Setup of indigo:
## cordicMagPh
module cordicMagPh
   #(parameter integer N        = 13,  
     parameter integer XY_WIDTH = 18)  
    (input  wire                           clk,
     input  wire                           reset,    
     input  wire                           st,       
     input  wire signed [XY_WIDTH - 1 : 0] xin,      
     input  wire signed [XY_WIDTH - 1 : 0] yin,      
     output reg                            rdy,      
     output wire        [XY_WIDTH - 1 : 0] mag,      
     output wire signed [XY_WIDTH + 1 : 0] ph);
Size in the first run: ~2400 cells after synthesis, roughly 70 flip-flops, about 19000 sq um of cells after synthesis.
clock: 5.69 ns
lec_check: 0
cap_margin: 0
core_aspect_ratio: 0.94
core_margin: 2
core_utilization: 72
cts_cluster_diameter: 64
cts_cluster_size: 58
place_density_lb_addon: 0.01
setup_slack_margin: -0.58
slew_margin: 20
tns_end_percent: 5
run.sh (not shown) runs the stock make flow with config.mk's settings and CLKGATE_MAP_FILE=.
indigo: flow complete, layout not clean; failing: negative setup slack
The inputs of lagoon differ from those of indigo as listed below.
Settings: clearing CORE_ASPECT_RATIO, which used to be 0.94; clearing CTS_CLUSTER_DIAMETER, which used to be 64; clearing SETUP_SLACK_MARGIN, which used to be -0.58; clearing PLACE_DENSITY_LB_ADDON, which used to be 0.01; clearing CTS_CLUSTER_SIZE, which used to be 58; swapping 72 for 28 in CORE_UTILIZATION; swapping 0 for 20 in CAP_MARGIN; clearing TNS_END_PERCENT, which used to be 5; swapping 5.69 for 9.76 in the clock period (ns, I/O delays scaled along).
==> results <==
- lagoon has completed all stages; timing, DRC and antenna checks passed.
- Comparing indigo and lagoon, number of antenna violations at the first check in global routing is lower on indigo.
- Number of instances in the synthesized netlist: indigo vs lagoon identical
- The run showing the smaller number of clock buffers in the layout is indigo.
- The run with more setup slack is lagoon; indigo has less.
Edits applied to the flow inputs when going from lagoon to amber:
Settings: CTS_CLUSTER_SIZE newly set to 37; CORE_UTILIZATION changed from 28 to 67; SETUP_SLACK_MARGIN newly set to 1.7; the clock period (ns, I/O delays scaled along) changed from 9.76 to 5.83.
--- outcome ---
- amber: it failed during global routing (5_1_grt), and the tool reported GRT-0232.
- Diff lagoon..amber | synthesized cell count | unchanged
- Floorplan-stage core utilization: amber vs lagoon up 39 points
- Of lagoon and amber, the run reporting the lower count of buffers added by post-CTS timing repair for setup was lagoon.
- Cmp amber vs lagoon: weighted congestion reported at the end of routability-driven placement higher in amber
- In terms of mux cell area share after synthesis, amber and lagoon differ only marginally.
- amber gives less die area than lagoon did.
- The total placed cells including tap cells in amber was lower than what lagoon gave.
- | post-placement cell area | amber vs lagoon | about 3% higher |
- Compared with lagoon, in amber final HPWL from detailed placement now sits higher, total of buffers placed on input and output ports roughly the same.
- amber gives less worst-case setup slack after placement than lagoon did.
### amber -> fjord
Settings: SETUP_SLACK_MARGIN removed (was 1.7); PLACE_DENSITY_LB_ADDON newly set to 0.01; CTS_CLUSTER_SIZE removed (was 37); CORE_UTILIZATION changed from 67 to 71; the clock period (ns, I/O delays scaled along) changed from 5.83 to 5.93.
Re post-synthesis net count: no difference whatsoever between fjord and amber.
Against amber, fjord comes in about 6% lower on floorplan core area.
Number of register bits inferred by synthesis: fjord vs amber identical
Diff amber -> fjord: number of core rows moved down, area share of fa/ha/maj cells after synthesis level, half-perimeter wire length of the detailed placement result moved down.
[fjord vs amber] worst setup slack before clock tree synthesis: higher in fjord
Layout checks on fjord: not met. Flow itself completed; violations: negative setup slack.
Floorplan check, fjord vs amber: die outline smaller in fjord
Global placement routability congestion: lower on amber


cordicMagPh again, from the RTL that the note above started with.
make LEC_CHECK=0 ABC_AREA=0 CAP_MARGIN=10 CELL_PAD_IN_SITES_DETAIL_PLACEMENT=1 CORE_ASPECT_RATIO=0.83 CORE_MARGIN=2 CORE_UTILIZATION=35 CTS_CLUSTER_SIZE=83 GPL_ROUTABILITY_DRIVEN=0 GPL_TIMING_DRIVEN=1 MAX_ROUTING_LAYER=met4 MIN_ROUTING_LAYER=met2 PLACE_DENSITY_LB_ADDON=0.22 SETUP_SLACK_MARGIN=0.2 SLEW_MARGIN=0 TNS_END_PERCENT=70 finish   # period 11.4 ns
Then changed:
Settings changed: ABC_AREA 0 to default, CAP_MARGIN 10 to 0, CELL_PAD_IN_SITES_DETAIL_PLACEMENT 1 to default, CORE_UTILIZATION 35 to 72, CTS_CLUSTER_DIAMETER from default to 380, GPL_ROUTABILITY_DRIVEN 0 to default, MAX_ROUTING_LAYER met4 to default, MIN_ROUTING_LAYER met2 to default, SETUP_SLACK_MARGIN 0.2 to 1.73, SLEW_MARGIN 0 to 20, TNS_END_PERCENT 70 to 5.
Clock period 11.4 ns to 5.89 ns, I/O delays scaled along.
Now the flow produced a layout that fails on capacitance limit, slew limit, setup timing.
Via count fell by 19%.
Count of clock-buffer cells in the layout went down by 2.
Worst setup slack gets worse by 4.5 ns.
Wire length decreases by 3.7%.
Worst hold slack got worse by 0.016 ns.
Sequential cell count is unchanged.
Cell area rises by 7.0%.
Then changed:
Settings changed: CAP_MARGIN 0 to 20, CORE_ASPECT_RATIO 0.83 to default, CORE_UTILIZATION 72 to 57, CTS_CLUSTER_DIAMETER 380 to default, CTS_CLUSTER_SIZE 83 to default, GPL_TIMING_DRIVEN 1 to default, PLACE_DENSITY_LB_ADDON 0.22 to default, SETUP_SLACK_MARGIN 1.73 to default, TNS_END_PERCENT 5 to default.
Clock period 5.89 ns to 7.59 ns, I/O delays scaled along.
After rerunning: The new run produced a clean layout. Die area rose by a quarter to a third. Register-to-register slack improved by 1.4 ns. Worst setup slack gets better by 1.4 ns. Hold slack is about the same. Utilization shrinks by 23 points. Cell area decreases by a little under a tenth. Synthesized cell count does not change. Fmax is lower by a few percent. Routed wire length falls by roughly a tenth. Global-route usage came out lower by 11 points.
Then changed:
Settings changed: CORE_UTILIZATION 57 to 72, CTS_CLUSTER_SIZE from default to 52, PLACE_DENSITY_LB_ADDON from default to 0.01, TNS_END_PERCENT from default to 35.
Clock period 7.59 ns to 5.93 ns, I/O delays scaled along.
- The changed run produced a layout that fails on setup timing
- design area came out higher by 4.8%
- synthesized area does not change
- via count climbs by 16%
- utilization increases by 21 points
- die area went down by 20%


Starting RTL as in the previous note.
clock: 6.34 ns
lec_check: 0
abc_area: 1
cap_margin: 15
core_aspect_ratio: 0.7
core_margin: 2
core_utilization: 68
cts_cluster_diameter: 222
cts_cluster_size: 96
place_density: 0.37
setup_slack_margin: -0.22
slew_margin: 20
The starting point finished but fails on setup timing.
Edit:
ABC_AREA = default   (was 1)
CAP_MARGIN = 20   (was 15)
CORE_ASPECT_RATIO = default   (was 0.7)
CORE_UTILIZATION = 40   (was 68)
CTS_CLUSTER_DIAMETER = default   (was 222)
CTS_CLUSTER_SIZE = 79   (was 96)
PLACE_DENSITY = default   (was 0.37)
SETUP_SLACK_MARGIN = default   (was -0.22)
SLEW_MARGIN = 5   (was 20)
clock period = 8.0 ns   (was 6.34 ns; I/O delays follow)
=> The changed run passed the timing, design-rule and antenna checks. Clock-buffer cell count went up by 1. Flip-flop count is unchanged. Design area went down by 6.2%. Setup slack improves by 0.54 ns. Fmax went down by 15%. Hold slack degrades by 0.085 ns. Die area went up by 57%. Routed wire length went down by 16%. Utilization went down by 30 points.


cordicMagPh again, from the RTL that the note above started with.
export LEC_CHECK = 0
export CAP_MARGIN = 20
export CORE_ASPECT_RATIO = 1.72
export CORE_MARGIN = 2
export CORE_UTILIZATION = 40
export CTS_CLUSTER_DIAMETER = 103
export CTS_CLUSTER_SIZE = 99
export SLEW_MARGIN = 20
create_clock -name core_clock -period 8.0 [get_ports {clk}]
The starting point went through all stages and came out clean.
Change:
==> flow/config.mk (replaced) <==
export PLATFORM = sky130hd
export DESIGN_NAME = cordicMagPh
export DESIGN_NICKNAME = cordicMagPh
export VERILOG_FILES = /design/flow/design.v
export SDC_FILE = /design/flow/constraint.sdc
export NUM_CORES = 4
export LEC_CHECK = 0
export ABC_AREA = 1
export CAP_MARGIN = 20
export CELL_PAD_IN_SITES_GLOBAL_PLACEMENT = 3
export CORE_ASPECT_RATIO = 0.74
export CORE_MARGIN = 4
export CORE_UTILIZATION = 20
export CTS_CLUSTER_DIAMETER = 138
export CTS_CLUSTER_SIZE = 35
export GPL_ROUTABILITY_DRIVEN = 0
export MIN_ROUTING_LAYER = met2
export SLEW_MARGIN = 20
export TNS_END_PERCENT = 50
Effect: The changed run finished but failed the layout checks on DRC; final area goes up by 13%; global-route usage rises by 4.3 points; utilization is lower by 21 points; cell count climbs by 54%.
Change:
--- a/flow/config.mk
+++ b/flow/config.mk
@@ -11,8 +11,8 @@
 export CORE_ASPECT_RATIO = 0.74
-export CORE_MARGIN = 4
+export CORE_MARGIN = 8
 export CORE_UTILIZATION = 20
 export CTS_CLUSTER_DIAMETER = 138
-export CTS_CLUSTER_SIZE = 35
+export CTS_CLUSTER_SIZE = 62
 export GPL_ROUTABILITY_DRIVEN = 0
-export MIN_ROUTING_LAYER = met2
+export MIN_ROUTING_LAYER = met1
 export SLEW_MARGIN = 20
Result: Now the flow finished clean. Via count goes down by 31%. Cell area goes down by 0.72%. Hold slack hardly moves. Critical path depth goes up by 2. Global-route usage goes down by 14 points.
Change:
==> flow/config.mk (replaced) <==
export PLATFORM = sky130hd
export DESIGN_NAME = cordicMagPh
export DESIGN_NICKNAME = cordicMagPh
export VERILOG_FILES = /design/flow/design.v
export SDC_FILE = /design/flow/constraint.sdc
export NUM_CORES = 4
export LEC_CHECK = 0
export CAP_MARGIN = 20
export CORE_MARGIN = 2
export CORE_UTILIZATION = 40
export SLEW_MARGIN = 20
==> flow/constraint.sdc (replaced) <==
create_clock -name core_clock -period 7.59 [get_ports {clk}]
set_input_delay 1.5180 -clock core_clock [delete_from_list [all_inputs] [get_ports {clk}]]
set_output_delay 1.5180 -clock core_clock [all_outputs]
set_load 0.01 [all_outputs]
The changed run finished with timing, DRC and antenna clean.
Flip-flop count is unchanged.
Critical path depth goes down by 6.
Wire length goes down by well over a third.
Non-clock buffer count goes down by 6.
Via count goes down by about a fifth.
First-iteration DRC count goes down by about a fifth.
